File: design/flow/run.sh
#!/bin/bash
# the make line also repeats each setting of config.mk as NAME=value (left out here)
make -C /OpenROAD-flow-scripts/flow DESIGN_CONFIG=/design/flow/config.mk WORK_HOME=/design/flow/orfs CLKGATE_MAP_FILE= finish
File: design/flow/config.mk
export PLATFORM = sky130hd
export DESIGN_NAME = slave_apb
export DESIGN_NICKNAME = slave_apb
export VERILOG_FILES = /design/flow/design.v
export SDC_FILE = /design/flow/constraint.sdc
export NUM_CORES = 4
export LEC_CHECK = 0
export CAP_MARGIN = 20
export CORE_MARGIN = 2
export CORE_UTILIZATION = 70
export SETUP_SLACK_MARGIN = 0.78
export SLEW_MARGIN = 20
File: design/flow/constraint.sdc
create_clock -name core_clock -period 3.23 [get_ports {pclk}]
set_input_delay 0.6460 -clock core_clock [delete_from_list [all_inputs] [get_ports {pclk}]]
set_output_delay 0.6460 -clock core_clock [all_outputs]
set_load 0.01 [all_outputs]
File: design/flow/design.v
module slave_apb ( 
                   output reg [ 8-1 : 0 ]   prdata, 			 
                   output reg                         pready, 			 
                   output reg                         pslverr,			 
		   input                	      penable,                   
                   input                	      pwrite, 			 
                   input 	         	      psel,  			 
                   input                              pclk,   			 
                   input                	      presetn, 			 
                   input      [ 8-1 : 0 ]   paddr,  			 
                   input      [ 8-1 : 0 ]   pwdata 			 
                   );
  parameter         IDLE    = 2'd0;              				 
  parameter         SETUP   = 2'd1;
  parameter         ENABLE  = 2'd2;
  reg   [ 2-1 : 0 ]   pre_state;   					 
  reg   [ 2-1 : 0 ]   nxt_state;
  reg   [ 8-1 : 0 ]    mem [ 0 : 200 ]; 		 
  reg   [ 8-1 : 0 ]    prdata_c;
  reg pready_c;
  reg pslverr_c;
  reg mem_we_c;
  always @ ( posedge pclk or negedge presetn )
  	begin 
    	     if ( ! presetn )
      			pre_state <= IDLE;
    	     else 
      			pre_state <= nxt_state;
  	end 
  always @ ( * ) 
  	begin
    		prdata_c   = 8'd0;
    		pslverr_c  = 1'b0;
    		pready_c   = 1'b0;
    		mem_we_c   = 1'b0;
    	 	nxt_state  = IDLE;     
		case ( pre_state )
			IDLE   : begin  
          				if ( psel == 1 ) 
            					nxt_state = SETUP;
	        			else
          				     begin
            					nxt_state = IDLE;
  	        				prdata_c = 8'd0;
          				     end
        			end  
      		      SETUP  : begin  
          				nxt_state  = ENABLE;
        			end  
		     ENABLE : begin  
				    pready_c = psel;
						if ( psel == 1 )   
              						nxt_state    = SETUP;
            					else
              						nxt_state    = IDLE; 
		      		    if(paddr <= 200)
          				begin
            					pslverr_c      = 1'b0;
	         				 if(!pwrite)      
              						prdata_c     = mem [ paddr ];
            					else 
	            					mem_we_c     = psel;
          			        end  
				else
				        pslverr_c     = psel;
        		     end  
                  default : nxt_state = IDLE;
    endcase
  end  
  always @ ( posedge pclk )
  	if ( mem_we_c )
  		mem [ paddr ] <= pwdata;
  always @ ( posedge pclk or negedge presetn)
 	 begin
    		if ( ! presetn)
    			begin
      				prdata    <= 8'b0;
      				pready    <= 1'b0;
      				pslverr   <= 1'b0;
    			end  
    	     else
    		begin
      			pready  <= pready_c;
      		   if ( ( pre_state == ENABLE ) )
      			begin
        			prdata  <= prdata_c;
        			pslverr <= pslverr_c;
      			end
    		end
  	end
endmodule
==> impl_metrics.yaml, run 1 <==
# flow metrics
pwr:
  power_leakage_nw: 23.5
  clk-power_mw: 17.3
  switching_share_pct: 21.1
  net_switching_mw: 9.05
  internal_power_mw: 33.9
  clock_power_share_pct: 40.4
  share_comb_of_total_power_pct: 5.7
  seq-power_mw: 23.1
  comb_cell_power_mw: 2.43
  share_of_power_burned_in_registers_pct: 53.9
  power.density_nw_per_um2: 583
  power.group.top: "sequential cells"
  vdd_drop_max_v: 0.000635
synth:
  yosysCellCount: 3110
  top_area_share_pct: 76.0
  synthTopCellsByCount: "1608 x edfxtp_1, 324 x mux4_2, 217 x nor2_1"
  synth.yosys.warnings: 1
  ys_chip_area_um2: 63500
  synthArstFlopShare_pct: 0.802
  ys_sh_xor_pct: 0
  ys.flop_type: "edfxtp_1"
  synthesis.area_per_instance_um2: 20.4
  main_logic_family_after_synthesis: "multiplexers"
  muxShareOfSynthArea_pct: 15.0
  synth-simple-area-share_pct: 3.37
  synth_area_leader_cell: "edfxtp_1"
  summed_instance_area_of_the_synthesized_netlist_um2: 63500
  synth_cell_types: 59
  count_leader_synth: "edfxtp_1"
  post_synth_fa_ha_maj_area_fraction_pct: 0
  synth.top_cells.by_area: "edfxtp_1 76%, mux4_2 11%, mux2i_1 3.0%"
  seq_area_frac_synth_pct: 76.6
  postSynthNetCount: 3131
  synth.ff_latch_count: 1621
  synth_compound_gate_area_share_pct: 3.16
  post_synth_tally_of_flip_flops_with_integrated_enable: 1608
  syn-instance-count: 3110
worst_setup_path:
  timing.critical_path.buf_inv: 3
  worstPathArrival_ns: 3.11
  crit_path_slowest_cell: "mux4_2"
  crit_cells: 10
  cp_max_fo: 1
  critPathCaptureType: "register"
  worst_path_largest_cell_delay_ns: 0.50
  worst-r2r-cell-count: 10
  worstSetupStartpointType: "register"
  crit_chain: "mux4_2 > nand2_1 > o2111a_1 > o2111ai_1 > buf_4 > o31a_1 > buf_4 > o32ai_1 > buf_4 > a21oi_1"
  worst_setup_path_endpoint: "prdata[2]"
  rr_startpoint: "mem[133][2]"
  timing.rr.end: "prdata[2]"
  startpoint: "mem[133][2]"
  timing.setup.critical_path_class: "reg -> reg"
  worst_ep_required_time_ns: 3.89
  cell_with_the_most_instances_on_the_worst_path: "buf_4"
  worst_r2r_setup_slack_ns: 0.77
  critPathTopFamily: "AND-OR/OR-AND gates"
clock_tree:
  htree_num_levels: 4
  cts.reportedPaths.clkPinSlew_ns: 0.06
  tritoncts_num_sinks: 1621
  ctsHoldBuffers: 0
  clkLatencyLatePin_ns: 0.77
  numCtsBuffers: 154
  tritoncts_clock_tree: "done"
  clockRootBuffer: "clkbuf_16"
  max-clock-path-buffers: 3
final_timing:
  setup_viol: 0
  tns_ns: 0
  fmax_mhz: 407
  slew_violations: 0
  rsz0062_at_grt: "false"
  part_of_the_cycle_the_worst_path_needs_pct: 76.0
  max_slew.worst_pin.slew_ns: 0.797
  finalClockSkew_ns: 0.0247
  final_hold_viol_count: 0
  min_period_ns: 2.46
  max-slew-margin-rel_pct: 46.9
drt:
  drtPass1Iterations: 5
  wirelength_um: 152000
  ant_nets: 0
  avgViaCountPerCell: 6.91
  route.vias.total: 32800
  detailed_route_wire_length_per_cell_um: 32.0
  detail_route.iter0.violations: 4447
  remaining_drc_errors: 0
floorplan:
  fp.dieH_um: 305
  chip_area_um2: 93100
  floorplan.core_area_um2: 90000
  dieWidth_um: 305
  fp-utilization_pct: 70.6
  pin_count: 31
  fp-row-count: 110
final_layout:
  design.final.nets: 3463
  mi_logic_area_um2: 15000
  count_of_filler_cells_inserted_in_the_layout: 4209
  area_growth_pct: 16.0
  post-route-util_pct: 81.8
  layout.area.seq_um2: 48600
grt:
  first_global_vias: 33000
  maximum_number_of_pins_on_one_net_before_global_route_repair: 97
  grt_first_pass_wirelength_um: 222000
  grtUsageTotal_pct: 33.4
  globalRoute.totalOverflow: 0
  grt_antenna_before_repair: 2
hold_path:
  hold_class: "in -> reg"
  hold_start: "pwdata[7]"
  min_to: "mem[71][7]"
  holdPathStages: 1
run_status:
  outcome: "no timing/DRC/antenna violations"
run:
  openroad.warnings: 31
  maxCapViolations: 0
placement:
  gp_congestion: 0.937
  hpwl_um: 94600
  port_buffers: 29
metrics by stage:
step	hold slack [ns]	cell area (um2)	power [mW]	instances	setup WS, ns
final	0.284	73700	42.9	4738	0.775
after global routing	0.271	73700	44.0	4737	0.749
after CTS	0.246	73300	43.0	4708	0.786
after detailed placement	0.343	68400	25.9	4431	-0.231
after global placement	0.341	68400	25.9	4431	-0.235
after floorplan	0.331	65000	24.8	3110	0.560
layout make-up:
class,count,share of cell area (%)
flip-flops and latches,1621,66.0
multi-input cells,1298,20.3
clock buffers,201,5.55
repair buffers,364,5.10
well taps,1176,2.00
clock inverters,74,0.980
inverters,3,0.0187
diodes,1,0.00340
metal layers:
| layer | vias to the layer above | GRT usage (%) | wire length [um] |
|---|---|---|---|
| met1 | 17000 | 49.1 | 57400 |
| met4 | 2 | 11.3 | 5480 |
| met2 | 1910 | 52.0 | 73700 |
| met5 | - | 0 | 14 |
| li1 | 13500 | - | - |
| met3 | 316 | 6.48 | 15200 |
repair_timing:
| item | 4_1_cts | 5_1_grt |
|---|---|---|
| gates cloned | 0 | 3 |
| setup endpoints to repair | 900 | 650 |
| buffers inserted | 2 | 26 |
| pin swaps | 3 | 7 |
| resized | 12 | 17 |
==> run 2, diff against run 1 <==
Settings changed: ABC_AREA from default to 1, CAP_MARGIN 20 to 30, CORE_ASPECT_RATIO from default to 1.43, CORE_UTILIZATION 70 to 72, CTS_CLUSTER_DIAMETER from default to 326, CTS_CLUSTER_SIZE from default to 10, PLACE_DENSITY_LB_ADDON from default to 0.2, SETUP_SLACK_MARGIN 0.78 to 0.91, SLEW_MARGIN 20 to 40.
Clock period 3.23 ns to 3.03 ns, I/O delays scaled along.
==> impl_metrics.yaml, run 2 <==
# flow metrics
run_status:
  outcome: "no timing/DRC/antenna violations"
worst_setup_path:
  worst_setup_path_endpoint: "prdata[1]"
  crit_path_slowest_cell: "buf_4"
  startpoint: "paddr[0]"
  cp_max_fo: 53
  critPathTopFamily: "simple AND/OR/NAND/NOR gates"
  worst_ep_required_time_ns: 3.73
  worstPathArrival_ns: 2.95
  timing.setup.critical_path_class: "in -> reg"
  critPathCaptureType: "register"
  worst_r2r_setup_slack_ns: 0.87
  timing.critical_path.buf_inv: 4
  worstSetupStartpointType: "primary input"
  rr_startpoint: "mem[28][1]"
  timing.rr.end: "prdata[1]"
  worst_path_largest_cell_delay_ns: 0.39
  crit_chain: "buf_16 > buf_12 > buf_4 > nand2_1 > nand2_1 > nand2_1 > nand2_1 > nand2_1 > nand2_1 > nor2_1 > nor2_1 > nor2_2 > nand2_1 > a21oi_1 > buf_4 > nand2_1 > nand2_1 > nand2_1"
  worst-r2r-cell-count: 15
  crit_cells: 18
  cell_with_the_most_instances_on_the_worst_path: "nand2_1"
synth:
  ys.flop_type: "edfxtp_1"
  yosysCellCount: 6339
  synthArstFlopShare_pct: 0.802
  muxShareOfSynthArea_pct: 0
  synth.yosys.warnings: 1
  syn-instance-count: 6339
  synth.top_cells.by_area: "edfxtp_1 72%, nand2_1 21%, nor2_1 1.8%"
  synth-simple-area-share_pct: 24.1
  synth.ff_latch_count: 1621
  ys_sh_xor_pct: 0
  postSynthNetCount: 6360
  synthesis.area_per_instance_um2: 10.6
  synthTopCellsByCount: "3753 x nand2_1, 1608 x edfxtp_1, 330 x nor2_1"
  summed_instance_area_of_the_synthesized_netlist_um2: 67100
  main_logic_family_after_synthesis: "simple AND/OR/NAND/NOR gates"
  ys_chip_area_um2: 67100
  post_synth_tally_of_flip_flops_with_integrated_enable: 1608
  synth_area_leader_cell: "edfxtp_1"
  post_synth_fa_ha_maj_area_fraction_pct: 0
  seq_area_frac_synth_pct: 72.5
  synth_cell_types: 25
  top_area_share_pct: 72.0
  synth_compound_gate_area_share_pct: 1.04
  count_leader_synth: "nand2_1"
pwr:
  internal_power_mw: 36.3
  switching_share_pct: 22.6
  net_switching_mw: 10.6
  share_comb_of_total_power_pct: 6.7
  seq-power_mw: 24.7
  power_leakage_nw: 31.3
  share_of_power_burned_in_registers_pct: 52.8
  comb_cell_power_mw: 3.14
  power.group.top: "sequential cells"
  total_power_mw: 46.8
  clk-power_mw: 18.9
  clock_power_share_pct: 40.4
  power.density_nw_per_um2: 600
  vdd_drop_max_v: 0.000646
final_timing:
  part_of_the_cycle_the_worst_path_needs_pct: 74.3
  finalClockSkew_ns: 0.0197
  final_hold_viol_count: 0
  fmax_mhz: 444
  min_period_ns: 2.25
  max-slew-margin-rel_pct: 42.4
  max_slew.worst_pin.slew_ns: 0.865
  setup_viol: 0
  slew_violations: 0
  rsz0062_at_grt: "true"
  post_route_hold_slack_ns: 0.297
clock_tree:
  tritoncts_clock_tree: "done"
  cts.reportedPaths.clkPinSlew_ns: 0.05
  tritoncts_num_sinks: 1621
  numCtsBuffers: 180
  clkLatencyLatePin_ns: 0.80
  htree_num_levels: 4
  clockRootBuffer: "clkbuf_16"
  max-clock-path-buffers: 3
floorplan:
  chip_area_um2: 95700
  floorplan.core_area_um2: 92200
  fp.dieH_um: 369
  dieWidth_um: 259
  fp-utilization_pct: 72.8
  pin_count: 31
  fp-row-count: 133
grt:
  grtUsageTotal_pct: 38.3
  maximum_number_of_pins_on_one_net_before_global_route_repair: 86
  grt_first_pass_wirelength_um: 270000
  first_global_vias: 47800
  grt_antenna_before_repair: 2
  globalRoute.totalOverflow: 0
run:
  openroad.warnings: 30
  maxCapViolations: 0
drt:
  detailed_route_wire_length_per_cell_um: 23.5
  remaining_drc_errors: 0
  drtPass1Iterations: 6
  ant_nets: 0
  detail_route.iter0.violations: 6814
  wirelength_um: 185000
  avgViaCountPerCell: 6.16
  route.vias.total: 48400
final_layout:
  count_of_filler_cells_inserted_in_the_layout: 4377
  design.final.nets: 6627
  post-route-util_pct: 84.6
  fin_area_um2: 78000
  area_growth_pct: 16.3
hold_path:
  hold_class: "in -> async"
placement:
  hpwl_um: 108000
  port_buffers: 29
  gp_congestion: 0.900
  placed_area_um2: 72200
[run 2: area by class of cell]
class	count	area (um2)	area share (%)
Tap cell	1215	1520	1.95
Timing Repair Buffer	413	4760	6.10
Clock inverter	15	238	0.305
Clock buffer	208	4630	5.94
Multi-Input combinational cell	4361	18100	23.2
Sequential cell	1621	48600	62.3
Antenna cell	1	2.50	0.00321
Inverter	29	158	0.202
[run 2: per-layer routing]
metal / wire [um] / up-vias / GRT usage [%] / share of wire (%)
li1: - / 21300 / - / -
met1: 59100 / 22900 / 45.4 / 32
met2: 91500 / 3496 / 63.3 / 49
met3: 21400 / 802 / 8.19 / 12
met4: 13000 / 4 / 25.4 / 7.0
met5: 22 / - / 0 / 0.012
[run 2: stage by stage]
step                      worst slack, ns  instances  setup TNS [ns]
after detailed placement           -0.280       7617          -88.01
after CTS                           0.910       7843               0
after global routing                0.773       7863               0
final                               0.778       7863               0
after floorplan                     0.481       6339               0
after global placement             -0.288       7617          -54.43
[run 2: repair_timing]
item,CTS,global route
endpoints found under the hold margin,0,12
buffers inserted,2,9
gates resized,131,76
setup endpoints to repair,1360,822
cloned,1,9
hold buffers,0,1
pin swaps,5,10
==> run 3, diff against run 2 <==
Settings changed: ABC_AREA 1 to default, CAP_MARGIN 30 to 20, CORE_ASPECT_RATIO 1.43 to default, CORE_UTILIZATION 72 to 67, CTS_CLUSTER_DIAMETER 326 to default, CTS_CLUSTER_SIZE 10 to default, PLACE_DENSITY from default to 0.6, PLACE_DENSITY_LB_ADDON 0.2 to default, SETUP_SLACK_MARGIN 0.91 to default, SLEW_MARGIN 40 to 20.
Clock period 3.03 ns to 3.22 ns, I/O delays scaled along.
==> impl_metrics.yaml, run 3 <==
# flow metrics
run_status:
  outcome: "no timing/DRC/antenna violations"
final_timing:
  post-route-worst-setup-slack_ns: 0.285
  max-slew-margin-rel_pct: 38.8
  max_slew.worst_pin.slew_ns: 0.917
  rsz0062_at_grt: "false"
  tns_ns: 0
  fmax_mhz: 341
  min_period_ns: 2.93
  post_route_hold_slack_ns: 0.266
  slew_violations: 0
  final_hold_viol_count: 0
  setup_viol: 0
  finalClockSkew_ns: 0.0120
  part_of_the_cycle_the_worst_path_needs_pct: 91.1
floorplan:
  fp-utilization_pct: 67.8
  pin_count: 31
  dieWidth_um: 312
  fp.dieH_um: 312
  floorplan.core_area_um2: 93600
  fp-row-count: 112
  chip_area_um2: 97300
clock_tree:
  tritoncts_clock_tree: "done"
  cts.reportedPaths.clkPinSlew_ns: 0.06
  ctsHoldBuffers: 0
  cts_post_setup_buffers_inserted: 0
  cts_resized: 0
  htree_num_levels: 4
  clockRootBuffer: "clkbuf_16"
  clkLatencyLatePin_ns: 0.77
  max-clock-path-buffers: 3
  numCtsBuffers: 157
  tritoncts_num_sinks: 1621
final_layout:
  area_growth_pct: 15.8
  stdcell_count: 4968
  design.final.nets: 3602
  count_of_filler_cells_inserted_in_the_layout: 4924
  fin_area_um2: 73600
worst_setup_path:
  startpoint: "paddr[0]"
  rr_startpoint: "pre_state[1]"
  crit_path_slowest_cell: "o32ai_1"
  worst_path_largest_cell_delay_ns: 0.65
  worst_ep_required_time_ns: 3.87
  worstPathArrival_ns: 3.58
  timing.rr.end: "mem[65][0]"
  crit_chain: "buf_8 > buf_4 > buf_4 > mux4_2 > a22oi_1 > a21oi_1 > o32ai_1 > buf_4 > a21oi_1"
  cp_max_fo: 18
  timing.critical_path.buf_inv: 4
  critPathCaptureType: "register"
  worst-r2r-cell-count: 9
  worst_r2r_setup_slack_ns: 0.37
  timing.setup.critical_path_class: "in -> reg"
  worst_setup_path_endpoint: "prdata[7]"
  worstSetupStartpointType: "primary input"
  cell_with_the_most_instances_on_the_worst_path: "buf_4"
  critPathTopFamily: "AND-OR/OR-AND gates"
  crit_cells: 9
synth:
  main_logic_family_after_synthesis: "multiplexers"
  post_synth_tally_of_flip_flops_with_integrated_enable: 1608
  synthArstFlopShare_pct: 0.802
  count_leader_synth: "edfxtp_1"
  postSynthNetCount: 3131
  yosysCellCount: 3110
  synthTopCellsByCount: "1608 x edfxtp_1, 324 x mux4_2, 217 x nor2_1"
  synth-simple-area-share_pct: 3.37
  synth.top_cells.by_area: "edfxtp_1 76%, mux4_2 11%, mux2i_1 3.0%"
  synth_compound_gate_area_share_pct: 3.16
  synth.ff_latch_count: 1621
  post_synth_fa_ha_maj_area_fraction_pct: 0
  ys.flop_type: "edfxtp_1"
  synthesis.area_per_instance_um2: 20.4
  synth.yosys.warnings: 1
  top_area_share_pct: 76.0
  summed_instance_area_of_the_synthesized_netlist_um2: 63500
  ys_sh_xor_pct: 0
  ys_chip_area_um2: 63500
  synth_area_leader_cell: "edfxtp_1"
  syn-instance-count: 3110
  seq_area_frac_synth_pct: 76.6
  synth_cell_types: 59
  muxShareOfSynthArea_pct: 15.0
drt:
  detail_route.iter0.violations: 4194
  wirelength_um: 151000
  route.vias.total: 33000
  avgViaCountPerCell: 6.64
  remaining_drc_errors: 0
  ant_nets: 0
  detailed_route_wire_length_per_cell_um: 30.4
  drtPass1Iterations: 6
hold_path:
  holdPathStages: 1
  hold_class: "in -> reg"
  min_to: "mem[110][5]"
  hold_start: "pwdata[5]"
pwr:
  switching_share_pct: 20.6
  net_switching_mw: 9.06
  clock_power_share_pct: 41.9
  vdd_drop_max_v: 0.000588
  internal_power_mw: 34.9
  clk-power_mw: 18.4
  comb_cell_power_mw: 2.36
  power.group.top: "sequential cells"
  seq-power_mw: 23.2
  power_leakage_nw: 24.3
  power.density_nw_per_um2: 598
  share_comb_of_total_power_pct: 5.4
  share_of_power_burned_in_registers_pct: 52.8
grt:
  grt_most_used_layer: "met2"
  first_global_vias: 33600
  grtUsageTotal_pct: 31.9
  globalRoute.totalOverflow: 0
  groute.layer.met3.usage_pct: 7.37
  grtUsageMet2_pct: 49.0
  maximum_number_of_pins_on_one_net_before_global_route_repair: 98
  grt_antenna_before_repair: 3
  grt.met1_usage_pct: 46.4
  grt_first_pass_wirelength_um: 223000
placement:
  port_buffers: 29
  gp_congestion: 0.926
  preCtsSetupSlack_ns: -0.370
  placed_area_um2: 68400
  numPlacedInstances: 4676
  hpwl_um: 95800
run:
  openroad.warnings: 30
  maxCapViolations: 0
## run 3: area by class of cell
class / instances / area [um2] / area share (%)
inverter: 3 / 13.8 / 0.0187
tap: 1254 / 1570 / 2.13
sequential: 1621 / 48600 / 66.1
clock buffer: 198 / 4300 / 5.84
antenna: 3 / 7.51 / 0.0102
clock inverter: 91 / 885 / 1.20
timing repair buffer: 500 / 4500 / 6.12
multi-input combinational: 1298 / 13700 / 18.6
## run 3: per-layer routing
metal  up-vias  wire [um]
li1      13800          -
met1     17200      58500
met2      1753      72600
met3       280      15300
met4         4       4630
met5         -        139
## run 3: metrics by stage
step                power (mW)  util (%)
finish                    44.0      78.6
CTS                       44.2      78.6
detailed placement        26.0      73.0
global placement          25.9      73.0
global route              45.1      78.6
floorplan                 24.8         -
==> run 4, diff against run 3 <==
Settings changed: CORE_MARGIN 2 to 10, CORE_UTILIZATION 67 to 55, GPL_ROUTABILITY_DRIVEN from default to 0, PLACE_DENSITY 0.6 to 0.46, SETUP_SLACK_MARGIN from default to 0.53.
Clock period 3.22 ns to 6.37 ns, I/O delays scaled along.
==> impl_metrics.yaml, run 4 <==
# flow metrics
run_status:
  outcome: "no timing/DRC/antenna violations"
grt:
  globalRoute.totalOverflow: 0
  first_global_vias: 31400
  maximum_number_of_pins_on_one_net_before_global_route_repair: 131
  grt_antenna_before_repair: 5
  grt_first_pass_wirelength_um: 220000
  grtUsageTotal_pct: 23.3
clock_tree:
  cts_resized: 0
  clockRootBuffer: "clkbuf_16"
  cts_post_setup_buffers_inserted: 0
  htree_num_levels: 4
  clkLatencyLatePin_ns: 0.76
  tritoncts_clock_tree: "done"
  tritoncts_num_sinks: 1621
  ctsHoldBuffers: 0
  numCtsBuffers: 165
  max-clock-path-buffers: 3
  cts.reportedPaths.clkPinSlew_ns: 0.06
synth:
  post_synth_tally_of_flip_flops_with_integrated_enable: 1608
  synth-simple-area-share_pct: 3.37
  seq_area_frac_synth_pct: 76.6
  synth_area_leader_cell: "edfxtp_1"
  top_area_share_pct: 76.0
  yosysCellCount: 3110
  post_synth_fa_ha_maj_area_fraction_pct: 0
  syn-instance-count: 3110
  synthesis.area_per_instance_um2: 20.4
  synth.top_cells.by_area: "edfxtp_1 76%, mux4_2 11%, mux2i_1 3.0%"
  summed_instance_area_of_the_synthesized_netlist_um2: 63500
  main_logic_family_after_synthesis: "multiplexers"
  ys_sh_xor_pct: 0
  synthArstFlopShare_pct: 0.802
  postSynthNetCount: 3131
  synth_cell_types: 59
  ys_chip_area_um2: 63500
  muxShareOfSynthArea_pct: 15.0
  synthTopCellsByCount: "1608 x edfxtp_1, 324 x mux4_2, 217 x nor2_1"
  synth.yosys.warnings: 1
  synth_compound_gate_area_share_pct: 3.16
  ys.flop_type: "edfxtp_1"
  count_leader_synth: "edfxtp_1"
  synth.ff_latch_count: 1621
worst_setup_path:
  worst_setup_path_endpoint: "mem[102][7]"
  cp_max_fo: 24
  worstPathArrival_ns: 4.60
  worst_path_largest_cell_delay_ns: 0.98
  timing.critical_path.buf_inv: 1
  worst_r2r_setup_slack_ns: 2.48
  crit_chain: "clkdlybuf4s50_1 > nor3b_1 > nand2_1 > nor2_1"
  critPathCaptureType: "register"
  crit_path_slowest_cell: "clkdlybuf4s50_1"
  worst_ep_required_time_ns: 6.74
  startpoint: "paddr[6]"
  timing.setup.critical_path_class: "in -> reg"
  timing.rr.end: "mem[102][7]"
  crit_cells: 4
  critPathTopFamily: "simple AND/OR/NAND/NOR gates"
  rr_startpoint: "pre_state[1]"
  worst-r2r-cell-count: 6
  worstSetupStartpointType: "primary input"
pwr:
  internal_power_mw: 17.6
  net_switching_mw: 4.55
  clock_power_share_pct: 42.3
  clk-power_mw: 9.37
  switching_share_pct: 20.5
  total_power_mw: 22.2
  comb_cell_power_mw: 1.05
  vdd_drop_max_v: 0.000313
  power_leakage_nw: 22.1
  power.group.top: "sequential cells"
  seq-power_mw: 11.7
  share_comb_of_total_power_pct: 4.7
  share_of_power_burned_in_registers_pct: 53.0
  power.density_nw_per_um2: 315
drt:
  remaining_drc_errors: 0
  avgViaCountPerCell: 6.32
  drtPass1Iterations: 5
  ant_nets: 0
  detail_route.iter0.violations: 3045
  detailed_route_wire_length_per_cell_um: 31.3
  route.vias.total: 30600
  wirelength_um: 151000
final_timing:
  finalClockSkew_ns: 0.0174
  final_hold_viol_count: 0
  fmax_mhz: 236
  setup_viol: 0
  part_of_the_cycle_the_worst_path_needs_pct: 66.4
  max_slew.worst_pin.slew_ns: 1.09
  slew_violations: 0
  post-route-worst-setup-slack_ns: 2.14
  rsz0062_at_grt: "false"
  max-slew-margin-rel_pct: 26.8
  tns_ns: 0
  min_period_ns: 4.23
placement:
  hpwl_um: 92900
  port_buffers: 29
  numPlacedInstances: 4536
  preCtsSetupSlack_ns: 1.42
hold_path:
  min_to: "pre_state[1]"
  hold_class: "reg -> reg"
  hold_start: "pre_state[2]"
  holdPathStages: 0
floorplan:
  pin_count: 31
  fp-utilization_pct: 55.5
  floorplan.core_area_um2: 115000
  fp.dieH_um: 360
  fp-row-count: 124
  chip_area_um2: 129000
  dieWidth_um: 360
final_layout:
  area_growth_pct: 10.9
  stdcell_count: 4833
  post-route-util_pct: 61.5
  design.final.nets: 3213
run:
  maxCapViolations: 0
  openroad.warnings: 35
-- run 4: stage by stage --
step	hold WS (ns)	instance area [um2]
floorplan	0.331	63500
global placement	0.340	65100
detailed placement	0.352	65100
CTS	0.378	70400
global route	0.379	70400
finish	0.377	70400
-- run 4: layout make-up --
| class | count | area [um2] |
|---|---|---|
| clock inverters | 82 | 741 |
| well taps | 1512 | 1890 |
| repair buffers | 103 | 941 |
| fillers | 8029 | 44100 |
| inverters | 3 | 13.8 |
| flip-flops and latches | 1621 | 48600 |
| clock buffers | 213 | 4510 |
| multi-input cells | 1298 | 13700 |
| diodes | 1 | 2.50 |
-- run 4: layer usage --
metal | wire [um] | share of wire [%] | track usage (%) | up-vias
met5 | 27 | 0.018 | 0 | -
met4 | 4570 | 3.0 | 7.38 | 4
met3 | 10700 | 7.1 | 4.54 | 224
met2 | 69900 | 46 | 35.6 | 1123
met1 | 65900 | 44 | 34.2 | 16200
li1 | - | - | - | 13000
==> run 5, diff against run 4 <==
Settings changed: CELL_PAD_IN_SITES_DETAIL_PLACEMENT from default to 0, CORE_MARGIN 10 to 2, CORE_UTILIZATION 55 to 71, CTS_CLUSTER_DIAMETER from default to 213, CTS_CLUSTER_SIZE from default to 14, GPL_ROUTABILITY_DRIVEN 0 to default, HOLD_SLACK_MARGIN from default to -0.07, PLACE_DENSITY 0.46 to default, PLACE_DENSITY_LB_ADDON from default to 0.04, SETUP_SLACK_MARGIN 0.53 to 0.87, SLEW_MARGIN 20 to 25, TNS_END_PERCENT from default to 40.
Clock period 6.37 ns to 3.03 ns, I/O delays scaled along.
==> impl_metrics.yaml, run 5 <==
# flow metrics
drt:
  wirelength_um: 152000
  drtPass1Iterations: 6
  detail_route.iter0.violations: 4506
  route.vias.total: 32800
  remaining_drc_errors: 0
  avgViaCountPerCell: 7.10
  ant_nets: 0
  detailed_route_wire_length_per_cell_um: 32.8
worst_setup_path:
  crit_chain: "mux4_2 > mux4_2 > nand2_2 > nand2_1 > o32ai_4 > buf_4 > a21oi_1"
  timing.rr.end: "prdata[7]"
  worst_r2r_setup_slack_ns: 0.57
  worstPathArrival_ns: 3.08
  timing.critical_path.buf_inv: 1
  worst_ep_required_time_ns: 3.64
  startpoint: "mem[52][7]"
  rr_startpoint: "mem[52][7]"
  worst_setup_path_endpoint: "prdata[7]"
  cell_with_the_most_instances_on_the_worst_path: "mux4_2"
  critPathTopFamily: "multiplexers"
  crit_cells: 7
  timing.setup.critical_path_class: "reg -> reg"
  critPathCaptureType: "register"
  worst-r2r-cell-count: 7
  cp_max_fo: 1
  crit_path_slowest_cell: "mux4_2"
  worst_path_largest_cell_delay_ns: 0.64
  worstSetupStartpointType: "register"
grt:
  grt_first_pass_wirelength_um: 221000
  grtUsageTotal_pct: 34.1
  grt_antenna_before_repair: 3
  first_global_vias: 32700
  maximum_number_of_pins_on_one_net_before_global_route_repair: 117
  globalRoute.totalOverflow: 0
floorplan:
  fp-row-count: 109
  chip_area_um2: 91900
  fp-utilization_pct: 71.7
  floorplan.core_area_um2: 88500
  pin_count: 31
  fp.dieH_um: 303
  dieWidth_um: 303
synth:
  syn-instance-count: 3110
  summed_instance_area_of_the_synthesized_netlist_um2: 63500
  main_logic_family_after_synthesis: "multiplexers"
  synthTopCellsByCount: "1608 x edfxtp_1, 324 x mux4_2, 217 x nor2_1"
  ys_sh_xor_pct: 0
  postSynthNetCount: 3131
  synth-simple-area-share_pct: 3.37
  synth.yosys.warnings: 1
  ys_chip_area_um2: 63500
  synth_area_leader_cell: "edfxtp_1"
  synth.top_cells.by_area: "edfxtp_1 76%, mux4_2 11%, mux2i_1 3.0%"
  post_synth_fa_ha_maj_area_fraction_pct: 0
  synth_cell_types: 59
  synth_compound_gate_area_share_pct: 3.16
  synthesis.area_per_instance_um2: 20.4
  yosysCellCount: 3110
  muxShareOfSynthArea_pct: 15.0
  ys.flop_type: "edfxtp_1"
  count_leader_synth: "edfxtp_1"
  post_synth_tally_of_flip_flops_with_integrated_enable: 1608
  seq_area_frac_synth_pct: 76.6
  synth.ff_latch_count: 1621
  synthArstFlopShare_pct: 0.802
  top_area_share_pct: 76.0
placement:
  hpwl_um: 94900
  gp_congestion: 0.935
  port_buffers: 29
  numPlacedInstances: 4445
clock_tree:
  numCtsBuffers: 133
  tritoncts_clock_tree: "done"
  max-clock-path-buffers: 3
  htree_num_levels: 4
  cts.reportedPaths.clkPinSlew_ns: 0.07
  tritoncts_num_sinks: 1621
  clkLatencyLatePin_ns: 0.74
  clockRootBuffer: "clkbuf_16"
pwr:
  net_switching_mw: 8.75
  comb_cell_power_mw: 2.57
  power_leakage_nw: 23.1
  internal_power_mw: 33.8
  clk-power_mw: 15.3
  clock_power_share_pct: 36.0
  power.density_nw_per_um2: 587
  switching_share_pct: 20.5
  share_of_power_burned_in_registers_pct: 57.9
  vdd_drop_max_v: 0.000624
  share_comb_of_total_power_pct: 6.0
  seq-power_mw: 24.7
  power.group.top: "sequential cells"
final_timing:
  final_hold_viol_count: 0
  finalClockSkew_ns: 0.0230
  part_of_the_cycle_the_worst_path_needs_pct: 81.2
  setup_viol: 0
  fmax_mhz: 406
  max_slew.worst_pin.slew_ns: 0.816
  min_period_ns: 2.46
  rsz0062_at_grt: "true"
  max-slew-margin-rel_pct: 45.6
  slew_violations: 0
final_layout:
  stdcell_count: 4629
  design.final.nets: 3465
  post-route-util_pct: 81.9
  area_growth_pct: 14.2
  count_of_filler_cells_inserted_in_the_layout: 3956
run:
  openroad.warnings: 34
  maxCapViolations: 0
hold_path:
  hold_class: "in -> async"
run_status:
  outcome: "no timing/DRC/antenna violations"
[run 5: what timing repair did]
item / 4_1_cts / 5_1_grt
setup buffers: 9 / 18
endpoints found under the setup margin: 185 / 517
gates cloned: 0 / 2
pin swaps: 5 / 7
hold buffers: 0 / 0
gates resized: 38 / 18
[run 5: final cells by class]
class	count	area (um2)	area share (%)
sequential	1621	48600	67.0
multi-input combinational	1298	15000	20.6
timing repair buffer	387	3890	5.36
clock buffer	151	3540	4.89
tap	1165	1460	2.01
clock inverter	3	30.0	0.0414
inverter	3	16.3	0.0224
antenna	1	2.50	0.00345
[run 5: metal layers]
layer	GRT usage (%)	up-vias	wire (um)
li1	-	13400	-
met1	50.1	17000	57100
met2	53.2	2116	73500
met3	6.17	309	16000
met4	12.0	4	5210
met5	0	-	30
[run 5: per-stage QoR]
stage	instance area, um2	worst slack [ns]	setup TNS [ns]	hold WS, ns	power (mW)
after detailed placement	68400	-0.235	-1.20	0.365	27.6
after floorplan	65100	0.475	0	0.310	26.5
final	72500	0.569	0	0.298	42.6
after global routing	72500	0.570	0	0.297	43.6
after CTS	72200	0.625	0	0.267	42.6
after global placement	68400	-0.243	-1.10	0.341	27.5
==> run 6, diff against run 5 <==
Settings changed: ABC_AREA from default to 1, CAP_MARGIN 20 to 0, CELL_PAD_IN_SITES_DETAIL_PLACEMENT 0 to default, CORE_ASPECT_RATIO from default to 1.43, CORE_UTILIZATION 71 to 72, CTS_CLUSTER_DIAMETER 213 to 326, CTS_CLUSTER_SIZE 14 to 10, HOLD_SLACK_MARGIN -0.07 to 0.28, PLACE_DENSITY from default to 0.35, PLACE_DENSITY_LB_ADDON 0.04 to default, SETUP_SLACK_MARGIN 0.87 to 0.91, SLEW_MARGIN 25 to 40, TNS_END_PERCENT 40 to default.
==> impl_metrics.yaml, run 6 <==
# flow metrics
clock_tree:
  clockRootBuffer: "clkbuf_16"
  tritoncts_num_sinks: 1621
  htree_num_levels: 4
  tritoncts_clock_tree: "done"
  max-clock-path-buffers: 3
  clkLatencyLatePin_ns: 0.80
  numCtsBuffers: 180
  cts.reportedPaths.clkPinSlew_ns: 0.05
pwr:
  power.group.top: "sequential cells"
  internal_power_mw: 36.2
  share_comb_of_total_power_pct: 6.6
  vdd_drop_max_v: 0.000696
  share_of_power_burned_in_registers_pct: 53.0
  power_leakage_nw: 31.1
  clk-power_mw: 18.9
  seq-power_mw: 24.7
  total_power_mw: 46.7
  comb_cell_power_mw: 3.09
  power.density_nw_per_um2: 600
  clock_power_share_pct: 40.4
  net_switching_mw: 10.4
  switching_share_pct: 22.4
drt:
  drtPass1Iterations: 6
  met2_wirelength_um: 86900
  ant_nets: 0
  met1_layer_wirelength_in_the_final_routing_um: 61100
  sum_of_met3_wire_segment_lengths_after_detailed_routing_um: 18300
  remaining_drc_errors: 0
  detailed_route_wire_length_per_cell_um: 22.5
  detail_route.iter0.violations: 6404
  wirelength_um: 177000
  route.vias.total: 46800
  highest-signal-layer: "met4"
  avgViaCountPerCell: 5.96
synth:
  main_logic_family_after_synthesis: "simple AND/OR/NAND/NOR gates"
  muxShareOfSynthArea_pct: 0
  top_area_share_pct: 72.0
  post_synth_fa_ha_maj_area_fraction_pct: 0
  summed_instance_area_of_the_synthesized_netlist_um2: 67100
  synth.ff_latch_count: 1621
  synthesis.area_per_instance_um2: 10.6
  synth.yosys.warnings: 1
  ys_sh_xor_pct: 0
  ys.flop_type: "edfxtp_1"
  synthArstFlopShare_pct: 0.802
  seq_area_frac_synth_pct: 72.5
  synth-simple-area-share_pct: 24.1
  ys_chip_area_um2: 67100
  synth_compound_gate_area_share_pct: 1.04
  post_synth_tally_of_flip_flops_with_integrated_enable: 1608
  yosysCellCount: 6339
  synth.top_cells.by_area: "edfxtp_1 72%, nand2_1 21%, nor2_1 1.8%"
  syn-instance-count: 6339
  count_leader_synth: "nand2_1"
  synthTopCellsByCount: "3753 x nand2_1, 1608 x edfxtp_1, 330 x nor2_1"
  synth_cell_types: 25
  synth_area_leader_cell: "edfxtp_1"
  postSynthNetCount: 6360
worst_setup_path:
  worstPathArrival_ns: 2.80
  worst_ep_required_time_ns: 3.71
  critPathCaptureType: "register"
  timing.setup.critical_path_class: "in -> reg"
  worst-r2r-cell-count: 16
  worst_path_largest_cell_delay_ns: 0.32
  timing.rr.end: "prdata[7]"
  timing.critical_path.buf_inv: 3
  crit_chain: "buf_8 > inv_16 > buf_4 > nand2_1 > nand3_1 > nand2_1 > nand2_1 > nor2_1 > nor2_1 > nor2_1 > nand2_1 > a21oi_1 > nand2_1 > nand2_1 > nand2_1"
  rr_startpoint: "mem[65][7]"
  critPathTopFamily: "simple AND/OR/NAND/NOR gates"
  worstSetupStartpointType: "primary input"
  crit_path_slowest_cell: "buf_4"
  cell_with_the_most_instances_on_the_worst_path: "nand2_1"
  cp_max_fo: 56
  worst_setup_path_endpoint: "prdata[7]"
  worst_r2r_setup_slack_ns: 0.96
  startpoint: "paddr[1]"
  crit_cells: 15
floorplan:
  chip_area_um2: 95700
  floorplan.core_area_um2: 92200
  dieWidth_um: 259
  pin_count: 31
  fp-utilization_pct: 72.8
  fp-row-count: 133
  fp.dieH_um: 369
final_layout:
  mi_logic_area_um2: 18100
  count_of_filler_cells_inserted_in_the_layout: 4783
  stdcell_count: 7853
  design.final.nets: 6611
  layout.area.seq_um2: 48600
  fin_area_um2: 77900
  post-route-util_pct: 84.5
  area_growth_pct: 16.1
final_timing:
  max-slew-margin-rel_pct: 50.1
  rsz0062_at_grt: "true"
  part_of_the_cycle_the_worst_path_needs_pct: 69.7
  min_period_ns: 2.11
  final_hold_viol_count: 0
  post_route_hold_slack_ns: 0.345
  max_slew.worst_pin.slew_ns: 0.747
  setup_viol: 0
  post-route-worst-setup-slack_ns: 0.917
  fmax_mhz: 473
  slew_violations: 0
  tns_ns: 0
  finalClockSkew_ns: 0.0243
placement:
  gp_congestion: 0.917
  numPlacedInstances: 7607
  hpwl_um: 108000
  placed_area_um2: 72300
  preCtsSetupSlack_ns: -0.455
  port_buffers: 29
hold_path:
  hold_start: "pwdata[4]"
  min_to: "mem[181][4]"
  hold_class: "in -> reg"
  holdPathStages: 1
grt:
  globalRoute.totalOverflow: 0
  grtUsageTotal_pct: 37.3
  maximum_number_of_pins_on_one_net_before_global_route_repair: 96
  first_global_vias: 46200
  grt_first_pass_wirelength_um: 263000
  grt_antenna_before_repair: 5
run:
  openroad.warnings: 33
  maxCapViolations: 0
run_status:
  outcome: "no timing/DRC/antenna violations"
[run 6: layout make-up]
class	instances	share of cell area (%)
Antenna cell	2	0.00643
Clock buffer	212	5.94
Clock inverter	16	0.299
Inverter	29	0.185
Multi-Input combinational cell	4361	23.2
Sequential cell	1621	62.4
Tap cell	1215	1.95
Timing Repair Buffer	397	5.96
[run 6: metal layers]
layer  track usage [%]  vias up
met1              47.2    22200
met5                 0        -
met2              60.9     2844
met3              6.52      538
li1                  -    21300
met4              22.1        0
[run 6: what timing repair did]
item                       in CTS  in global routing
hold buffers                    2                  2
resized                       112                 90
setup endpoints to repair    1497                631
hold endpoints to repair       44                  2
gates cloned                    0                  5
buffers inserted                2                  5
pin swaps                       1                 16
==> run 7, diff against run 6 <==
Settings changed: ABC_AREA 1 to default, CAP_MARGIN 0 to 20, CORE_ASPECT_RATIO 1.43 to default, CTS_CLUSTER_DIAMETER 326 to 358, CTS_CLUSTER_SIZE 10 to 14, HOLD_SLACK_MARGIN 0.28 to 0.29, PLACE_DENSITY 0.35 to default, PLACE_DENSITY_LB_ADDON from default to 0.15, SETUP_SLACK_MARGIN 0.91 to 0.95, SLEW_MARGIN 40 to 20.
Clock period 3.03 ns to 3.22 ns, I/O delays scaled along.
==> impl_metrics.yaml, run 7 <==
# flow metrics
clock_tree:
  clockRootBuffer: "clkbuf_16"
  cts.reportedPaths.clkPinSlew_ns: 0.07
  clkLatencyLatePin_ns: 0.76
  numCtsBuffers: 133
  htree_num_levels: 4
  tritoncts_num_sinks: 1621
  tritoncts_clock_tree: "done"
  max-clock-path-buffers: 3
pwr:
  share_comb_of_total_power_pct: 6.2
  power.group.top: "sequential cells"
  vdd_drop_max_v: 0.000561
  share_of_power_burned_in_registers_pct: 57.3
  internal_power_mw: 31.9
  seq-power_mw: 23.2
  clk-power_mw: 14.8
  switching_share_pct: 21.3
  total_power_mw: 40.5
  power_leakage_nw: 22.7
  power.density_nw_per_um2: 559
  clock_power_share_pct: 36.5
  net_switching_mw: 8.61
  comb_cell_power_mw: 2.50
placement:
  numPlacedInstances: 4327
  gp_congestion: 0.982
  port_buffers: 29
  hpwl_um: 94700
drt:
  drtPass1Iterations: 8
  route.vias.total: 33800
  detail_route.iter0.violations: 5359
  wirelength_um: 166000
  detailed_route_wire_length_per_cell_um: 36.8
  ant_nets: 0
  remaining_drc_errors: 0
  num_antenna_cells: 0
  avgViaCountPerCell: 7.48
synth:
  post_synth_tally_of_flip_flops_with_integrated_enable: 1608
  seq_area_frac_synth_pct: 76.6
  summed_instance_area_of_the_synthesized_netlist_um2: 63500
  synthArstFlopShare_pct: 0.802
  main_logic_family_after_synthesis: "multiplexers"
  ys_chip_area_um2: 63500
  synthTopCellsByCount: "1608 x edfxtp_1, 324 x mux4_2, 217 x nor2_1"
  syn-instance-count: 3110
  postSynthNetCount: 3131
  synth.top_cells.by_area: "edfxtp_1 76%, mux4_2 11%, mux2i_1 3.0%"
  ys.flop_type: "edfxtp_1"
  synth_compound_gate_area_share_pct: 3.16
  post_synth_fa_ha_maj_area_fraction_pct: 0
  synth_cell_types: 59
  synth-simple-area-share_pct: 3.37
  synth.yosys.warnings: 1
  count_leader_synth: "edfxtp_1"
  synthesis.area_per_instance_um2: 20.4
  synth.ff_latch_count: 1621
  synth_area_leader_cell: "edfxtp_1"
  top_area_share_pct: 76.0
  yosysCellCount: 3110
  muxShareOfSynthArea_pct: 15.0
  ys_sh_xor_pct: 0
worst_setup_path:
  crit_cells: 10
  startpoint: "paddr[2]"
  rr_startpoint: "mem[46][4]"
  critPathCaptureType: "register"
  worst_setup_path_endpoint: "prdata[1]"
  worst_r2r_setup_slack_ns: 0.90
  cell_with_the_most_instances_on_the_worst_path: "buf_4"
  worst_ep_required_time_ns: 3.90
  worst_path_largest_cell_delay_ns: 0.47
  worstPathArrival_ns: 3.03
  timing.setup.critical_path_class: "in -> reg"
  crit_chain: "clkbuf_4 > buf_4 > or2b_1 > buf_4 > a211oi_1 > o21ai_0 > a31oi_1 > buf_4 > o22ai_2 > a21oi_2"
  critPathTopFamily: "AND-OR/OR-AND gates"
  worst-r2r-cell-count: 6
  worstSetupStartpointType: "primary input"
  cp_max_fo: 12
  crit_path_slowest_cell: "a211oi_1"
  timing.rr.end: "prdata[4]"
  timing.critical_path.buf_inv: 4
grt:
  maximum_number_of_pins_on_one_net_before_global_route_repair: 90
  grt_first_pass_wirelength_um: 239000
  globalRoute.totalOverflow: 0
  first_global_vias: 33900
  grtUsageTotal_pct: 37.5
  grt_antenna_before_repair: 5
final_layout:
  stdcell_count: 4517
  design.final.nets: 3363
  area_growth_pct: 14.0
run:
  maxCapViolations: 0
  openroad.warnings: 32
final_timing:
  slew_violations: 0
  max_slew.worst_pin.slew_ns: 0.908
  fmax_mhz: 425
  part_of_the_cycle_the_worst_path_needs_pct: 73.1
  min_period_ns: 2.35
  final_hold_viol_count: 0
  max-slew-margin-rel_pct: 39.4
  setup_viol: 0
  finalClockSkew_ns: 0.0267
  rsz0062_at_grt: "true"
floorplan:
  fp-utilization_pct: 73.0
  floorplan.core_area_um2: 87000
  dieWidth_um: 301
  pin_count: 31
  chip_area_um2: 90600
  fp.dieH_um: 301
  fp-row-count: 108
hold_path:
  holdPathStages: 1
  min_to: "mem[136][4]"
  hold_class: "in -> reg"
  hold_start: "pwdata[4]"
run_status:
  outcome: "no timing/DRC/antenna violations"
## run 7: final cells by class
class | instances | area (um2)
Inverter | 3 | 16.3
Clock buffer | 152 | 3570
Clock inverter | 3 | 22.5
Sequential cell | 1621 | 48600
Timing Repair Buffer | 285 | 3220
Fill cell | 3536 | 14600
Multi-Input combinational cell | 1298 | 15500
Tap cell | 1155 | 1450
## run 7: metal layers
metal  wire, um  GRT usage (%)  vias to the layer above
met5         46              0                        -
met4       7280           13.6                        8
met3      22800           9.95                      485
met2      79400           57.5                     2903
met1      56800           53.5                    17200
li1           -              -                    13200
## run 7: what timing repair did
| item | in CTS | in global routing |
|---|---|---|
| resized | 47 | 76 |
| pin swaps | 5 | 25 |
| buffers inserted | 11 | 15 |
| endpoints found under the setup margin | 238 | 617 |
| hold buffers | 0 | 0 |
| gates cloned | 4 | 5 |
## run 7: metrics by stage
stage / TNS (ns) / hold WS (ns) / utilization [%] / setup WS (ns) / area, um2
after CTS: 0 / 0.310 / 82.4 / 0.874 / 71800
after detailed placement: -0.117 / 0.350 / 77.8 / -0.0634 / 67700
final: 0 / 0.330 / 83.2 / 0.867 / 72400
after global routing: 0 / 0.326 / 83.2 / 0.817 / 72400
after global placement: -0.0155 / 0.343 / 77.8 / -0.0155 / 67700
after floorplan: 0 / 0.331 / - / 0.677 / 65400
==> run 8, diff against run 7 <==
Settings changed: ABC_AREA from default to 1, CAP_MARGIN 20 to 0, CTS_CLUSTER_DIAMETER 358 to 248, HOLD_SLACK_MARGIN 0.29 to 0.13, SETUP_SLACK_MARGIN 0.95 to 0.86.
Clock period 3.22 ns to 3.03 ns, I/O delays scaled along.
==> impl_metrics.yaml, run 8 <==
# flow metrics
floorplan:
  fp.dieH_um: 309
  dieWidth_um: 309
  fp-utilization_pct: 73.0
  chip_area_um2: 95600
  floorplan.core_area_um2: 91900
  fp-row-count: 111
  pin_count: 31
grt:
  maximum_number_of_pins_on_one_net_before_global_route_repair: 120
  first_global_vias: 46300
  globalRoute.totalOverflow: 0
  grt_antenna_before_repair: 3
  grtUsageTotal_pct: 37.4
  grt_first_pass_wirelength_um: 264000
clock_tree:
  clkLatencyLatePin_ns: 0.77
  max-clock-path-buffers: 3
  htree_num_levels: 4
  tritoncts_num_sinks: 1621
  clockRootBuffer: "clkbuf_16"
  numCtsBuffers: 133
  cts.reportedPaths.clkPinSlew_ns: 0.07
  tritoncts_clock_tree: "done"
pwr:
  share_comb_of_total_power_pct: 7.1
  clock_power_share_pct: 36.0
  clk-power_mw: 15.6
  seq-power_mw: 24.7
  switching_share_pct: 22.4
  power_leakage_nw: 30.6
  power.group.top: "sequential cells"
  comb_cell_power_mw: 3.06
  internal_power_mw: 33.7
  power.density_nw_per_um2: 567
  share_of_power_burned_in_registers_pct: 56.9
  net_switching_mw: 9.70
  vdd_drop_max_v: 0.000805
synth:
  synth-simple-area-share_pct: 24.1
  synth.ff_latch_count: 1621
  summed_instance_area_of_the_synthesized_netlist_um2: 67100
  post_synth_tally_of_flip_flops_with_integrated_enable: 1608
  muxShareOfSynthArea_pct: 0
  main_logic_family_after_synthesis: "simple AND/OR/NAND/NOR gates"
  post_synth_fa_ha_maj_area_fraction_pct: 0
  ys.flop_type: "edfxtp_1"
  ys_chip_area_um2: 67100
  synth_area_leader_cell: "edfxtp_1"
  count_leader_synth: "nand2_1"
  synth_cell_types: 25
  ys_sh_xor_pct: 0
  synth_compound_gate_area_share_pct: 1.04
  synthTopCellsByCount: "3753 x nand2_1, 1608 x edfxtp_1, 330 x nor2_1"
  top_area_share_pct: 72.0
  synth.top_cells.by_area: "edfxtp_1 72%, nand2_1 21%, nor2_1 1.8%"
  yosysCellCount: 6339
  synth.yosys.warnings: 1
  postSynthNetCount: 6360
  syn-instance-count: 6339
  synthesis.area_per_instance_um2: 10.6
  seq_area_frac_synth_pct: 72.5
  synthArstFlopShare_pct: 0.802
drt:
  wirelength_um: 177000
  route.vias.total: 47300
  ant_nets: 0
  drtPass1Iterations: 9
  avgViaCountPerCell: 6.04
  detail_route.iter0.violations: 6891
  detailed_route_wire_length_per_cell_um: 22.6
  remaining_drc_errors: 0
placement:
  preCtsSetupSlack_ns: -0.319
  port_buffers: 29
  hpwl_um: 107000
  gp_congestion: 1.02
final_timing:
  post-route-worst-setup-slack_ns: 0.832
  max_slew.worst_pin.slew_ns: 0.976
  final_hold_viol_count: 0
  max-slew-margin-rel_pct: 34.4
  part_of_the_cycle_the_worst_path_needs_pct: 72.5
  setup_viol: 0
  fmax_mhz: 455
  tns_ns: 0
  finalClockSkew_ns: 0.0224
  slew_violations: 0
  rsz0062_at_grt: "true"
  min_period_ns: 2.20
worst_setup_path:
  critPathCaptureType: "register"
  startpoint: "paddr[2]"
  cp_max_fo: 17
  worst_r2r_setup_slack_ns: 0.89
  timing.critical_path.buf_inv: 5
  worstPathArrival_ns: 2.85
  worst_ep_required_time_ns: 3.68
  critPathTopFamily: "simple AND/OR/NAND/NOR gates"
  cell_with_the_most_instances_on_the_worst_path: "nand2_1"
  worst_setup_path_endpoint: "prdata[0]"
  worst-r2r-cell-count: 11
  crit_cells: 16
  timing.rr.end: "mem[50][2]"
  rr_startpoint: "pre_state[1]"
  crit_path_slowest_cell: "dlygate4sd2_1"
  worstSetupStartpointType: "primary input"
  crit_chain: "dlygate4sd2_1 > buf_4 > nand2_1 > clkinv_2 > buf_12 > nand2_1 > nand2_1 > o21ai_1 > nand2_1 > nor2_1 > nor2_1 > buf_4 > nor2_1 > nand2_1 > nand2_1 > nand2_1"
  worst_path_largest_cell_delay_ns: 0.33
  timing.setup.critical_path_class: "in -> reg"
final_layout:
  design.final.nets: 6568
  area_growth_pct: 14.1
  post-route-util_pct: 83.2
hold_path:
  hold_class: "in -> async"
run:
  maxCapViolations: 0
  openroad.warnings: 33
run_status:
  outcome: "no timing/DRC/antenna violations"
-- run 8: cell type report --
cell class	count	area (um2)
well taps	1243	1560
repair buffers	401	4660
multi-input cells	4361	17900
clock buffers	156	3520
diodes	1	2.50
inverters	29	134
clock inverters	11	111
flip-flops and latches	1621	48600
fillers	4700	15400
-- run 8: per-layer routing --
| metal | wire length (um) | GRT usage [%] | vias to the layer above |
|---|---|---|---|
| met5 | 135 | 0.809 | - |
| met4 | 8880 | 18.9 | 6 |
| met3 | 22100 | 8.33 | 551 |
| met2 | 85300 | 60.1 | 3232 |
| met1 | 60800 | 48.8 | 22300 |
| li1 | - | - | 21100 |
-- run 8: metrics by stage --
step / hold WS (ns) / total power, mW / instance area, um2 / cells
after floorplan: 0.310 / 26.6 / 68100 / 6339
after detailed placement: 0.348 / 28.1 / 72400 / 7637
final: 0.268 / 43.4 / 76500 / 7823
after global routing: 0.301 / 44.3 / 76500 / 7823
after global placement: 0.333 / 28.0 / 72400 / 7637
after CTS: 0.249 / 43.2 / 76100 / 7810
-- run 8: repair_timing --
action	CTS	global route
endpoints found under the hold margin	1	0
hold buffers	1	0
pin swaps	3	4
setup endpoints to repair	1261	351
cloned	0	4
setup buffers	5	8
resized	40	48
==> run 9, diff against run 8 <==
Settings changed: CAP_MARGIN 0 to 20, CORE_UTILIZATION 72 to 68, CTS_CLUSTER_DIAMETER 248 to default, CTS_CLUSTER_SIZE 14 to default, HOLD_SLACK_MARGIN 0.13 to default, PLACE_DENSITY from default to 0.41, PLACE_DENSITY_LB_ADDON 0.15 to default, SETUP_SLACK_MARGIN 0.86 to default, TNS_END_PERCENT from default to 5.
Clock period 3.03 ns to 5.67 ns, I/O delays scaled along.
==> impl_metrics.yaml, run 9 <==
# flow metrics
final_timing:
  finalClockSkew_ns: 0.0225
  max-slew-margin-rel_pct: 26.6
  part_of_the_cycle_the_worst_path_needs_pct: 76.6
  final_hold_viol_count: 0
  min_period_ns: 4.34
  setup_viol: 0
  fmax_mhz: 230
  rsz0062_at_grt: "false"
  post_route_hold_slack_ns: 0.351
  slew_violations: 0
  max_slew.worst_pin.slew_ns: 1.10
  tns_ns: 0
worst_setup_path:
  worstPathArrival_ns: 4.74
  worstSetupStartpointType: "primary input"
  timing.rr.end: "mem[17][7]"
  worst-r2r-cell-count: 6
  rr_startpoint: "pre_state[1]"
  worst_ep_required_time_ns: 6.06
  cp_max_fo: 16
  critPathTopFamily: "simple AND/OR/NAND/NOR gates"
  timing.setup.critical_path_class: "in -> reg"
  crit_path_slowest_cell: "nor2_1"
  critPathCaptureType: "register"
  worst_setup_path_endpoint: "mem[17][7]"
  worst_path_largest_cell_delay_ns: 0.86
  worst_r2r_setup_slack_ns: 2.24
  timing.critical_path.buf_inv: 3
  cell_with_the_most_instances_on_the_worst_path: "nand2_1"
  startpoint: "paddr[3]"
  crit_chain: "clkdlybuf4s50_1 > buf_4 > inv_2 > nor2_4 > nand2_1 > nand2_1 > a21oi_1 > nor2_2 > nand3_1 > nor2_1"
  crit_cells: 10
synth:
  count_leader_synth: "nand2_1"
  synth.top_cells.by_area: "edfxtp_1 72%, nand2_1 21%, nor2_1 1.8%"
  ys_chip_area_um2: 67100
  post_synth_fa_ha_maj_area_fraction_pct: 0
  synth.yosys.warnings: 1
  synth_cell_types: 25
  main_logic_family_after_synthesis: "simple AND/OR/NAND/NOR gates"
  syn-instance-count: 6339
  top_area_share_pct: 72.0
  summed_instance_area_of_the_synthesized_netlist_um2: 67100
  synthTopCellsByCount: "3753 x nand2_1, 1608 x edfxtp_1, 330 x nor2_1"
  muxShareOfSynthArea_pct: 0
  synthesis.area_per_instance_um2: 10.6
  post_synth_tally_of_flip_flops_with_integrated_enable: 1608
  synth_area_leader_cell: "edfxtp_1"
  postSynthNetCount: 6360
  synth-simple-area-share_pct: 24.1
  synth.ff_latch_count: 1621
  synth_compound_gate_area_share_pct: 1.04
  seq_area_frac_synth_pct: 72.5
  ys.flop_type: "edfxtp_1"
  yosysCellCount: 6339
  synthArstFlopShare_pct: 0.802
  ys_sh_xor_pct: 0
placement:
  port_buffers: 29
  numPlacedInstances: 7428
  hpwl_um: 94400
  gp_congestion: 0.905
  placed_area_um2: 68600
clock_tree:
  cts_post_setup_buffers_inserted: 0
  tritoncts_num_sinks: 1621
  cts.reportedPaths.clkPinSlew_ns: 0.06
  ctsHoldBuffers: 0
  max-clock-path-buffers: 3
  cts_resized: 0
  clkLatencyLatePin_ns: 0.77
  numCtsBuffers: 160
  tritoncts_clock_tree: "done"
  htree_num_levels: 4
  clockRootBuffer: "clkbuf_16"
drt:
  detailed_route_wire_length_per_cell_um: 21.6
  drtPass1Iterations: 7
  sum_of_met3_wire_segment_lengths_after_detailed_routing_um: 15800
  highest-signal-layer: "met5"
  detail_route.iter0.violations: 5149
  ant_nets: 0
  avgViaCountPerCell: 5.70
  route.vias.total: 44000
  wirelength_um: 166000
  met1_layer_wirelength_in_the_final_routing_um: 64400
  remaining_drc_errors: 0
  met2_wirelength_um: 78900
hold_path:
  hold_start: "pre_state[2]"
  holdPathStages: 0
  min_to: "pre_state[1]"
  hold_class: "reg -> reg"
pwr:
  clock_power_share_pct: 41.9
  share_of_power_burned_in_registers_pct: 52.4
  switching_share_pct: 21.6
  total_power_mw: 25.2
  vdd_drop_max_v: 0.000390
  power.group.top: "sequential cells"
  comb_cell_power_mw: 1.44
  power.density_nw_per_um2: 341
  power_leakage_nw: 29.4
  internal_power_mw: 19.8
  seq-power_mw: 13.2
  share_comb_of_total_power_pct: 5.7
  clk-power_mw: 10.6
  net_switching_mw: 5.45
final_layout:
  count_of_filler_cells_inserted_in_the_layout: 6425
  design.final.nets: 6324
  area_growth_pct: 10.0
  fin_area_um2: 73800
  stdcell_count: 7722
grt:
  grtUsageTotal_pct: 33.2
  maximum_number_of_pins_on_one_net_before_global_route_repair: 164
  grt_antenna_before_repair: 8
  globalRoute.totalOverflow: 0
  first_global_vias: 42300
  grt_first_pass_wirelength_um: 249000
floorplan:
  fp-row-count: 115
  fp.dieH_um: 318
  dieWidth_um: 318
  pin_count: 31
  chip_area_um2: 101000
  floorplan.core_area_um2: 98100
  fp-utilization_pct: 68.4
run_status:
  outcome: "no timing/DRC/antenna violations"
run:
  openroad.warnings: 69
  maxCapViolations: 0
[run 9: through the flow]
stage               setup WS, ns  utilization, %
finish                      1.33            75.2
global route                1.25            75.2
CTS                         1.48            75.2
detailed placement         0.659            69.9
global placement           0.775            69.9
floorplan                   2.22               -
[run 9: per-layer routing]
metal  vias up  GRT usage (%)
met5         -              0
met3       370           6.41
met2      2061           53.4
met1     20800           45.1
met4         6           14.4
li1      20700              -
[run 9: area by class of cell]
cell class	instances	area (um2)	share of cell area, %
Antenna cell	4	10.0	0.0136
Clock buffer	202	4400	5.96
Clock inverter	88	836	1.13
Inverter	29	128	0.173
Multi-Input combinational cell	4361	16900	22.9
Sequential cell	1621	48600	65.9
Tap cell	1287	1610	2.18
Timing Repair Buffer	130	1310	1.78
==> run 10, diff against run 9 <==
Settings changed: CELL_PAD_IN_SITES_DETAIL_PLACEMENT from default to 0, CELL_PAD_IN_SITES_GLOBAL_PLACEMENT from default to 0, CORE_UTILIZATION 68 to 23, CTS_CLUSTER_SIZE from default to 34, GPL_TIMING_DRIVEN from default to 0, HOLD_SLACK_MARGIN from default to 0.16, MIN_ROUTING_LAYER from default to met1, PLACE_DENSITY 0.41 to default, PLACE_DENSITY_LB_ADDON from default to 0.11, SETUP_SLACK_MARGIN from default to 1.53, TNS_END_PERCENT 5 to default.
Clock period 5.67 ns to 5.52 ns, I/O delays scaled along.
==> impl_metrics.yaml, run 10 <==
# flow metrics
run_status:
  outcome: "no timing/DRC/antenna violations"
clock_tree:
  ctsHoldBuffers: 0
  clkLatencyLatePin_ns: 0.84
  tritoncts_num_sinks: 1621
  htree_num_levels: 4
  max-clock-path-buffers: 3
  numCtsBuffers: 192
  tritoncts_clock_tree: "done"
  cts.reportedPaths.clkPinSlew_ns: 0.05
  clockRootBuffer: "clkbuf_16"
grt:
  first_global_vias: 44200
  globalRoute.totalOverflow: 0
  grt_first_pass_wirelength_um: 345000
  grtUsageTotal_pct: 16.6
  grt_antenna_before_repair: 18
  maximum_number_of_pins_on_one_net_before_global_route_repair: 91
hold_path:
  holdPathStages: 0
  min_to: "pre_state[1]"
  hold_start: "pre_state[2]"
  hold_class: "reg -> reg"
pwr:
  share_comb_of_total_power_pct: 6.7
  internal_power_mw: 20.7
  switching_share_pct: 24.5
  share_of_power_burned_in_registers_pct: 49.4
  total_power_mw: 27.4
  vdd_drop_max_v: 0.000262
  seq-power_mw: 13.6
  power.density_nw_per_um2: 342
  net_switching_mw: 6.71
  clk-power_mw: 12.0
  power_leakage_nw: 30.7
  comb_cell_power_mw: 1.85
  clock_power_share_pct: 43.9
  power.group.top: "sequential cells"
floorplan:
  chip_area_um2: 296000
  floorplan.core_area_um2: 291000
  dieWidth_um: 544
  fp-row-count: 198
  fp.dieH_um: 544
  fp-utilization_pct: 23.1
  pin_count: 31
worst_setup_path:
  critPathTopFamily: "buffers and inverters"
  timing.setup.critical_path_class: "in -> reg"
  worst_path_largest_cell_delay_ns: 0.72
  worst_r2r_setup_slack_ns: 2.74
  cp_max_fo: 10
  rr_startpoint: "pre_state[1]"
  crit_path_slowest_cell: "clkdlybuf4s50_1"
  timing.critical_path.buf_inv: 5
  worstSetupStartpointType: "primary input"
  cell_with_the_most_instances_on_the_worst_path: "nand2_1"
  timing.rr.end: "mem[162][6]"
  worst_setup_path_endpoint: "prdata[1]"
  worst-r2r-cell-count: 9
  crit_cells: 16
  crit_chain: "clkdlybuf4s50_1 > inv_2 > nor2_4 > buf_4 > buf_4 > buf_2 > nand2_1 > nand2_1 > nor2_1 > nor2_1 > nor2_1 > nand2_1 > a21oi_1 > nand2_1 > nand2_1 > nand2_1"
  startpoint: "paddr[3]"
  critPathCaptureType: "register"
  worstPathArrival_ns: 4.81
  worst_ep_required_time_ns: 6.30
placement:
  port_buffers: 27
  hpwl_um: 171000
  numPlacedInstances: 10300
  preCtsSetupSlack_ns: -0.893
  gp_congestion: 0.834
final_timing:
  max_slew.worst_pin.slew_ns: 1.11
  min_period_ns: 4.03
  rsz0062_at_grt: "true"
  post-route-worst-setup-slack_ns: 1.49
  setup_viol: 0
  max-slew-margin-rel_pct: 25.9
  finalClockSkew_ns: 0.0607
  post_route_hold_slack_ns: 0.352
  part_of_the_cycle_the_worst_path_needs_pct: 72.9
  final_hold_viol_count: 0
  slew_violations: 0
  fmax_mhz: 248
final_layout:
  post-route-util_pct: 27.6
  count_of_filler_cells_inserted_in_the_layout: 30400
  area_growth_pct: 19.7
  mi_logic_area_um2: 18000
  layout.area.seq_um2: 48600
  design.final.nets: 6623
  stdcell_count: 10700
synth:
  summed_instance_area_of_the_synthesized_netlist_um2: 67100
  synth.top_cells.by_area: "edfxtp_1 72%, nand2_1 21%, nor2_1 1.8%"
  synthesis.area_per_instance_um2: 10.6
  top_area_share_pct: 72.0
  post_synth_tally_of_flip_flops_with_integrated_enable: 1608
  postSynthNetCount: 6360
  ys_sh_xor_pct: 0
  muxShareOfSynthArea_pct: 0
  synth.yosys.warnings: 1
  synthArstFlopShare_pct: 0.802
  count_leader_synth: "nand2_1"
  synth.ff_latch_count: 1621
  synth_area_leader_cell: "edfxtp_1"
  synth-simple-area-share_pct: 24.1
  yosysCellCount: 6339
  synth_compound_gate_area_share_pct: 1.04
  ys_chip_area_um2: 67100
  ys.flop_type: "edfxtp_1"
  seq_area_frac_synth_pct: 72.5
  post_synth_fa_ha_maj_area_fraction_pct: 0
  syn-instance-count: 6339
  synthTopCellsByCount: "3753 x nand2_1, 1608 x edfxtp_1, 330 x nor2_1"
  main_logic_family_after_synthesis: "simple AND/OR/NAND/NOR gates"
  synth_cell_types: 25
run:
  maxCapViolations: 0
  openroad.warnings: 30
drt:
  remaining_drc_errors: 0
  detail_route.iter0.violations: 3641
  wirelength_um: 248000
  detailed_route_wire_length_per_cell_um: 23.3
  avgViaCountPerCell: 4.19
  ant_nets: 0
  route.vias.total: 44700
  drtPass1Iterations: 7
-- run 10: layout make-up --
type / count / share of cell area [%]
Sequential cell: 1621 / 60.5
Multi-Input combinational cell: 4361 / 22.4
Clock buffer: 246 / 6.29
Tap cell: 3900 / 6.08
Buffer: 328 / 2.00
Timing Repair Buffer: 69 / 1.49
Clock inverter: 99 / 1.00
Inverter: 29 / 0.145
Antenna cell: 7 / 0.0218
-- run 10: timing repair --
item	CTS	global route
endpoints found under the setup margin	1616	1044
resized	287	78
buffers inserted	9	1
pin swaps	6	1
-- run 10: per-layer routing --
| layer | up-vias | track usage [%] | share of wire [%] |
|---|---|---|---|
| met5 | - | 0 | 0 |
| met4 | 0 | 4.40 | 2.6 |
| met3 | 299 | 2.08 | 3.9 |
| met2 | 941 | 27.8 | 48 |
| met1 | 22000 | 22.6 | 46 |
| li1 | 21400 | - | - |
-- run 10: through the flow --
stage | TNS (ns) | instance area [um2]
after floorplan | 0 | 67100
after global placement | - | 72200
after detailed placement | -674.41 | 73100
after CTS | 0 | 80000
after global routing | 0 | 80300
final | 0 | 80300
Power and IR drop assume default switching activity.
